// CORDIC_Top
module CORDIC_Top (
    input clk,
    input [31:0] target,
	 output [31:0] cos_x
);
==> flow/config.mk <==
export PLATFORM = sky130hd
export DESIGN_NAME = CORDIC_Top
export DESIGN_NICKNAME = CORDIC_Top
export VERILOG_FILES = /design/flow/design.v
export SDC_FILE = /design/flow/constraint.sdc
export NUM_CORES = 4
export LEC_CHECK = 0
export CAP_MARGIN = 20
export CORE_MARGIN = 2
export CORE_UTILIZATION = 72
export CTS_CLUSTER_DIAMETER = 362
export SETUP_SLACK_MARGIN = 2.64
export SLEW_MARGIN = 20
export TNS_END_PERCENT = 5
==> flow/constraint.sdc <==
create_clock -name core_clock -period 9.18 [get_ports {clk}]
set_input_delay 1.8360 -clock core_clock [delete_from_list [all_inputs] [get_ports {clk}]]
set_output_delay 1.8360 -clock core_clock [all_outputs]
set_load 0.01 [all_outputs]
run.sh (not shown) runs the stock make flow with config.mk's settings and CLKGATE_MAP_FILE=.
The first run passed the timing, design-rule and antenna checks.
==> next run, changes <==
--- a/flow/config.mk
+++ b/flow/config.mk
@@ -8,7 +8,4 @@
 export CAP_MARGIN = 20
 export CORE_MARGIN = 2
-export CORE_UTILIZATION = 72
-export CTS_CLUSTER_DIAMETER = 362
-export SETUP_SLACK_MARGIN = 2.64
+export CORE_UTILIZATION = 25
 export SLEW_MARGIN = 20
-export TNS_END_PERCENT = 5
==> flow/constraint.sdc (replaced) <==
create_clock -name core_clock -period 15.5 [get_ports {clk}]
set_input_delay 3.1000 -clock core_clock [delete_from_list [all_inputs] [get_ports {clk}]]
set_output_delay 3.1000 -clock core_clock [all_outputs]
set_load 0.01 [all_outputs]
The changed run completed with no timing, DRC or antenna violations.
Flip-flop count stays the same.
Wire length came out lower by about a fifth.
First-iteration DRC count came out lower by well over a third.
Final area came out lower by a few percent.
Hold slack improved by 0.061 ns.

* * *

CORDIC_Top again, from the RTL that the note above started with.
## CORDIC_Top
module CORDIC_Top (
    input clk,
    input [31:0] target,
	 output [31:0] cos_x
);
make LEC_CHECK=0 CAP_MARGIN=0 CELL_PAD_IN_SITES_DETAIL_PLACEMENT=1 CELL_PAD_IN_SITES_GLOBAL_PLACEMENT=1 CORE_ASPECT_RATIO=0.68 CORE_MARGIN=2 CORE_UTILIZATION=27 GPL_ROUTABILITY_DRIVEN=0 HOLD_SLACK_MARGIN=-0.1 MAX_ROUTING_LAYER=met4 SLEW_MARGIN=40 TNS_END_PERCENT=15 finish   # period 17.3 ns
Then changed:
CAP_MARGIN = 20   (was 0)
CELL_PAD_IN_SITES_DETAIL_PLACEMENT = unset   (was 1)
CELL_PAD_IN_SITES_GLOBAL_PLACEMENT = unset   (was 1)
CORE_ASPECT_RATIO = unset   (was 0.68)
CORE_UTILIZATION = 72   (was 27)
GPL_ROUTABILITY_DRIVEN = unset   (was 0)
HOLD_SLACK_MARGIN = unset   (was -0.1)
MAX_ROUTING_LAYER = unset   (was met4)
SLEW_MARGIN = 20   (was 40)
TNS_END_PERCENT = 10   (was 15)
clock period = 6.94 ns   (was 17.3 ns; I/O delays follow)
Now the flow did not get past clock tree synthesis (4_1_cts) with DPL-0033. Area after synthesis is unchanged. Die area falls by 62%. Synthesized cell count stays the same.
Then changed:
CORE_UTILIZATION = 40   (was 72)
TNS_END_PERCENT = unset   (was 10)
clock period = 5.56 ns   (was 6.94 ns; I/O delays follow)
The changed run completed, yet does not pass: negative setup slack.
Synthesized area does not change.
Die area rose by well over a third.
Synthesized cell count is unchanged.
Then changed:
CTS_CLUSTER_DIAMETER = 385   (was unset)
HOLD_SLACK_MARGIN = 0.28   (was unset)
MIN_ROUTING_LAYER = met2   (was unset)
clock period = 10.0 ns   (was 5.56 ns; I/O delays follow)
After rerunning: This time the run ran to the end with no violations. Clock skew drops by 6.7 ps. Synthesized cell count is unchanged. Routed wire length drops by about 10%. Worst hold slack degrades by 12 ps. Design area drops by 28%. Worst setup slack improves by 3100 ps. Global-route usage climbs by 9.0 points.

* * *

CORDIC_Top again, from the RTL that the note above started with.
Settings: LEC_CHECK=0, CAP_MARGIN=0, CELL_PAD_IN_SITES_DETAIL_PLACEMENT=1, CELL_PAD_IN_SITES_GLOBAL_PLACEMENT=1, CORE_MARGIN=2, CORE_UTILIZATION=27, HOLD_SLACK_MARGIN=-0.1, MAX_ROUTING_LAYER=met4, SLEW_MARGIN=40, TNS_END_PERCENT=35; clock period 17.3 ns.
Then changed:
- CAP_MARGIN: 0 -> 20
- CELL_PAD_IN_SITES_DETAIL_PLACEMENT: 1 -> default
- CELL_PAD_IN_SITES_GLOBAL_PLACEMENT: 1 -> default
- CORE_UTILIZATION: 27 -> 72
- HOLD_SLACK_MARGIN: -0.1 -> default
- MAX_ROUTING_LAYER: met4 -> default
- PLACE_DENSITY: default -> 0.67
- SLEW_MARGIN: 40 -> 20
- TNS_END_PERCENT: 35 -> default
- clock period: 17.3 -> 9.45 ns (I/O delays scaled with it)
What happened: Sequential share of layout area rises by 0.33 points. First-iteration DRC count rises by 130%. Synthesized cell count stays the same. Global-route usage rises by 20 points. Cell area falls by 1.6%. Core utilization rises by 49 points.
Then changed:
- PLACE_DENSITY: 0.67 -> default
- PLACE_DENSITY_LB_ADDON: default -> 0.0
- SETUP_SLACK_MARGIN: default -> 2.56
- clock period: 9.45 -> 8.94 ns (I/O delays scaled with it)
=> This time the run reached the layout checks and failed them: negative setup slack; design area goes up by 9.9%; clock skew goes down by 8.1 ps; wire length goes up by 21%; flip-flop count stays the same; via count goes up by 11%; area after synthesis is unchanged; critical path depth goes up by 3; die area is unchanged; global-route usage goes up by 2.0 points.
Then changed:
- CTS_CLUSTER_SIZE: default -> 43
- PLACE_DENSITY_LB_ADDON: 0.0 -> default
- SETUP_SLACK_MARGIN: 2.56 -> -0.57
- clock period: 8.94 -> 7.14 ns (I/O delays scaled with it)
What happened: With this change the flow failed in clock tree synthesis with DPL-0033. Synthesized cell count stays the same. Area after synthesis does not change. Die size is unchanged.
Then changed:
- CTS_CLUSTER_SIZE: 43 -> default
- PLACE_DENSITY_LB_ADDON: default -> 0.01
- SETUP_SLACK_MARGIN: -0.57 -> default
- clock period: 7.14 -> 8.98 ns (I/O delays scaled with it)
Effect:
- The new run ran to the end with violations: negative setup slack
- area after synthesis does not change
- die area does not change
- synthesized cell count stays the same

* * *

Setup of job 3096:
CORDIC_Top again, from the RTL that the note above started with.
make LEC_CHECK=0 ABC_AREA=1 CAP_MARGIN=10 CELL_PAD_IN_SITES_DETAIL_PLACEMENT=2 CELL_PAD_IN_SITES_GLOBAL_PLACEMENT=2 CORE_ASPECT_RATIO=0.99 CORE_MARGIN=2 CORE_UTILIZATION=37 CTS_CLUSTER_DIAMETER=385 GPL_ROUTABILITY_DRIVEN=0 GPL_TIMING_DRIVEN=0 HOLD_SLACK_MARGIN=0.28 MIN_ROUTING_LAYER=met1 PLACE_DENSITY_LB_ADDON=0.14 SLEW_MARGIN=40 TNS_END_PERCENT=60 finish   # period 14.6 ns
Job 3096 completed every stage of the flow, and the final layout passed the timing, design-rule and antenna checks.
Relative to job 3096, the following input files were edited for job 7068:
- PLACE_DENSITY_LB_ADDON removed (was 0.14)
- GPL_ROUTABILITY_DRIVEN removed (was 0)
- CELL_PAD_IN_SITES_DETAIL_PLACEMENT removed (was 2)
- TNS_END_PERCENT removed (was 60)
- CAP_MARGIN changed from 10 to 20
- CELL_PAD_IN_SITES_GLOBAL_PLACEMENT removed (was 2)
- CORE_UTILIZATION changed from 37 to 40
- CTS_CLUSTER_DIAMETER removed (was 385)
- GPL_TIMING_DRIVEN removed (was 0)
- HOLD_SLACK_MARGIN removed (was 0.28)
- SLEW_MARGIN changed from 40 to 20
- MIN_ROUTING_LAYER removed (was met1)
- CORE_ASPECT_RATIO removed (was 0.99)
- ABC_AREA removed (was 1)
- the clock period (ns, I/O delays scaled along) changed from 14.6 to 9.79
==> comparison <==
Job 7068 vs. job 3096: synthesis-to-finish area growth higher; chip area estimate from yosys synthesis comparable; worst hold slack went down.
Compared with job 3096, job 7068 improves wire length of the first global-routing pass.
From job 3096 to job 7068 the numbers moved as follows: initial cell density of the core increased by 3.1 points relative to the old numbers; final critical-path setup slack decreased by 1.13 ns relative to the old numbers; met2 track demand over resource in global routing lower; area after synthesis roughly the same.
Max-slew headroom at the worst pin on job 7068 is down relative to job 3096.
Of the two values seen for critical setup path kind, reg -> reg was produced by job 3096 and reg -> out by job 7068.
Job 3096 finished every stage and its layout cleared the timing, design-rule and antenna checks.
The flow did not stop early for job 7068: all stages ran, and the layout cleared the timing, design-rule and antenna checks.
diff inputs: job 7068 => job 6188
- CORE_UTILIZATION now 72, was 40
- SETUP_SLACK_MARGIN now 2.44, previously not set
- PLACE_DENSITY now 0.35, previously not set
- the clock period (ns, I/O delays scaled along) now 9.45, was 9.79
Findings:
Summary of job 7068 and job 6188: one run falls short of a clean finish, namely job 6188. In the summary table, job 6188 is marked failed, with error ODB-0269 raised in global routing (5_1_grt). Against job 7068, die area in job 6188 fell by more than a quarter. Re area figure in the yosys stat output: no difference whatsoever between job 6188 and job 7068. Diff job 7068 -> job 6188: cell total after placement decreased 10%, quantity of gates resized following cts increased by 353 relative to the old numbers.

* * *

== run 1 ==
Starting RTL as in the previous note.
Settings: LEC_CHECK=0, ABC_AREA=1, CAP_MARGIN=10, CELL_PAD_IN_SITES_DETAIL_PLACEMENT=1, CELL_PAD_IN_SITES_GLOBAL_PLACEMENT=1, CORE_ASPECT_RATIO=0.68, CORE_MARGIN=10, CORE_UTILIZATION=27, GPL_ROUTABILITY_DRIVEN=0, HOLD_SLACK_MARGIN=0.12, MAX_ROUTING_LAYER=met4, SLEW_MARGIN=40, TNS_END_PERCENT=15; clock period 17.3 ns.
Input-level comparison between run 2 and run 1:
- removing HOLD_SLACK_MARGIN (formerly 0.12)
- removing MAX_ROUTING_LAYER (formerly met4)
- removing CELL_PAD_IN_SITES_DETAIL_PLACEMENT (formerly 1)
- changing CORE_MARGIN from 10 to 2
- changing CORE_UTILIZATION from 27 to 72
- removing GPL_ROUTABILITY_DRIVEN (formerly 0)
- removing TNS_END_PERCENT (formerly 15)
- setting CTS_CLUSTER_DIAMETER to 362 for the first time
- changing CAP_MARGIN from 10 to 20
- removing CELL_PAD_IN_SITES_GLOBAL_PLACEMENT (formerly 1)
- removing CORE_ASPECT_RATIO (formerly 0.68)
- removing ABC_AREA (formerly 1)
- changing SLEW_MARGIN from 40 to 20
- changing the clock period (ns, I/O delays scaled along) from 17.3 to 9.18
==> comparison <==
- The final layouts of run 1 and run 2 pass the timing, design-rule and antenna checks.
- From run 1 to run 2 the numbers moved as follows: multi-input gate share of the layout cell area now sits higher; met2 layer wire length in the routed design now sits lower; via total after detailed routing now sits lower; critical path's largest stage delay now sits higher; non-clock buffer count now sits higher.
- Of run 2 and run 1, it is run 2 that has the lower die size.
- The launching element of the worst setup path comes out stage7.y_q[0] in one run and stage7.y_q[8] in the other, namely in run 1 and run 2 respectively.
What run 3 does differently from run 2 at the input level:
- CTS_CLUSTER_SIZE newly set to 99
- PLACE_DENSITY newly set to 0.8
- the clock period (ns, I/O delays scaled along) changed from 9.18 to 7.05
[summary]
Status: run 3 FAILED at clock tree synthesis (4_1_cts) (tool error). Compared run 2 against run 3; netlist area before placement within noise. Diff run 2..run 3 | post-synthesis adder-cell area fraction | unchanged. Taking run 2 as the reference, in run 3 HPWL after detailed placement went up 33,000 um, die size flat, cell area after placement higher, yosys stat chip area closely matched the old numbers. Between run 2 and run 3, the core box area does not differ in any meaningful way.
--- input diff run 3..run 4 ---
- removing CTS_CLUSTER_SIZE (formerly 99)
- changing CORE_UTILIZATION from 72 to 40
- removing CTS_CLUSTER_DIAMETER (formerly 362)
- removing PLACE_DENSITY (formerly 0.8)
- changing the clock period (ns, I/O delays scaled along) from 7.05 to 10.0
==> comparison <==
Run 4 went all the way through synthesis, placement and routing and the layout is clean on timing, DRC and antenna.
Placed cell count was higher in run 3 than in run 4.
Diff run 4..run 3 | synthesized cell count | unchanged
Against run 3, run 4 reports a die extent in y that is higher.
Diff run 4..run 3 | flip-flop and latch count after synthesis | unchanged
Taking run 3 as the reference point, the cell row count of run 4 rises by 35%.
Re share of synthesized registers carrying an async set or reset: no difference whatsoever between run 3 and run 4.
Floorplan check, run 4 vs run 3: die outline larger in run 4

* * *

CORDIC_Top again, from the RTL that the note above started with.
export LEC_CHECK = 0
export ABC_AREA = 1
export CAP_MARGIN = 20
export CORE_MARGIN = 2
export CORE_UTILIZATION = 72
export CTS_CLUSTER_DIAMETER = 399
export CTS_CLUSTER_SIZE = 95
export SLEW_MARGIN = 20
create_clock -name core_clock -period 6.92 [get_ports {clk}]
The first run ended with an error in 5_1_grt.
Change:
Settings changed: ABC_AREA 1 to not set, CORE_UTILIZATION 72 to 49, CTS_CLUSTER_DIAMETER 399 to not set, CTS_CLUSTER_SIZE 95 to not set.
Clock period 6.92 ns to 9.79 ns, I/O delays scaled along.
Outcome: With this change the flow ran to the end with no violations. Die size came out higher by 46%. Synthesized cell count fell by 11%. Area after synthesis is about the same.

* * *

Starting RTL as in the previous note.
clock: 7.7 ns
lec_check: 0
cap_margin: 20
cell_pad_in_sites_global_placement: 0
core_margin: 2
core_utilization: 72
cts_cluster_diameter: 378
cts_cluster_size: 40
gpl_routability_driven: 1
max_routing_layer: met4
place_density: 0.35
setup_slack_margin: 0.53
slew_margin: 20
tns_end_percent: 5
The starting point aborted during global routing (5_1_grt).
Next try:
- CTS_CLUSTER_DIAMETER: 378 -> 340
- CTS_CLUSTER_SIZE: 40 -> 28
- PLACE_DENSITY: 0.35 -> not set
- PLACE_DENSITY_LB_ADDON: not set -> 0.04
- SETUP_SLACK_MARGIN: 0.53 -> 2.39
- clock period: 7.7 -> 10.1 ns (I/O delays scaled with it)
The new run finished clean; die area is unchanged; area after synthesis is unchanged; synthesized cell count is unchanged.
Next try:
- CORE_UTILIZATION: 72 -> 71
- CTS_CLUSTER_DIAMETER: 340 -> not set
- CTS_CLUSTER_SIZE: 28 -> 40
- SETUP_SLACK_MARGIN: 2.39 -> not set
- clock period: 10.1 -> 7.7 ns (I/O delays scaled with it)
This time the run aborted during global routing (5_1_grt) (ODB-0269).
Die area rose slightly.
Synthesized cell count stays the same.
Synthesized area stays the same.
Next try:
- CORE_UTILIZATION: 71 -> 72
- CTS_CLUSTER_SIZE: 40 -> 52
- PLACE_DENSITY_LB_ADDON: 0.04 -> 0.18
- SETUP_SLACK_MARGIN: not set -> -0.62
- TNS_END_PERCENT: 5 -> 65
- clock period: 7.7 -> 8.46 ns (I/O delays scaled with it)
After rerunning:
- With this change the flow finished with setup timing left
- die size goes down by 1.4%
- area after synthesis is unchanged
- synthesized cell count does not change
Next try:
- CTS_CLUSTER_DIAMETER: not set -> 378
- CTS_CLUSTER_SIZE: 52 -> 40
- PLACE_DENSITY_LB_ADDON: 0.18 -> 0.0
- SETUP_SLACK_MARGIN: -0.62 -> 2.14
- TNS_END_PERCENT: 65 -> 5
- clock period: 8.46 -> 7.7 ns (I/O delays scaled with it)
What happened: The new run stopped in global routing (5_1_grt). Synthesized cell count does not change. Die area is unchanged. Synthesized area stays the same.
Next try:
- CAP_MARGIN: 20 -> 0
- CTS_CLUSTER_DIAMETER: 378 -> 340
- CTS_CLUSTER_SIZE: 40 -> 28
- SETUP_SLACK_MARGIN: 2.14 -> 2.39
- clock period: 7.7 -> 10.1 ns (I/O delays scaled with it)
Outcome: With this change the flow finished with timing, DRC and antenna clean; die area does not change; synthesized area stays the same; synthesized cell count is unchanged.

* * *

Starting RTL as in the previous note.
==> flow/config.mk <==
export PLATFORM = sky130hd
export DESIGN_NAME = CORDIC_Top
export DESIGN_NICKNAME = CORDIC_Top
export VERILOG_FILES = /design/flow/design.v
export SDC_FILE = /design/flow/constraint.sdc
export NUM_CORES = 4
export LEC_CHECK = 0
export CAP_MARGIN = 20
export CELL_PAD_IN_SITES_GLOBAL_PLACEMENT = 0
export CORE_MARGIN = 2
export CORE_UTILIZATION = 71
export CTS_CLUSTER_SIZE = 40
export GPL_ROUTABILITY_DRIVEN = 1
export MAX_ROUTING_LAYER = met4
export PLACE_DENSITY_LB_ADDON = 0.0
export SETUP_SLACK_MARGIN = 2.22
export SLEW_MARGIN = 20
export TNS_END_PERCENT = 5
==> flow/constraint.sdc <==
create_clock -name core_clock -period 7.7 [get_ports {clk}]
set_input_delay 1.5400 -clock core_clock [delete_from_list [all_inputs] [get_ports {clk}]]
set_output_delay 1.5400 -clock core_clock [all_outputs]
set_load 0.01 [all_outputs]
The first run failed in global routing (5_1_grt).
Then changed:
- CORE_ASPECT_RATIO: not set -> 0.9
- CORE_UTILIZATION: 71 -> 72
- SETUP_SLACK_MARGIN: 2.22 -> -0.78
The new run failed in global routing (5_1_grt).
Synthesized cell count does not change.
Die area came out lower by 1.4%.
Synthesized area is unchanged.
Then changed:
- CORE_ASPECT_RATIO: 0.9 -> not set
- CTS_CLUSTER_SIZE: 40 -> 52
- PLACE_DENSITY_LB_ADDON: 0.0 -> 0.01
- SETUP_SLACK_MARGIN: -0.78 -> -0.62
- TNS_END_PERCENT: 5 -> 65
- clock period: 7.7 -> 8.03 ns (I/O delays scaled with it)
This time the run finished but failed the layout checks on setup timing.
Synthesized area is unchanged.
Die area is about the same.
Synthesized cell count is unchanged.
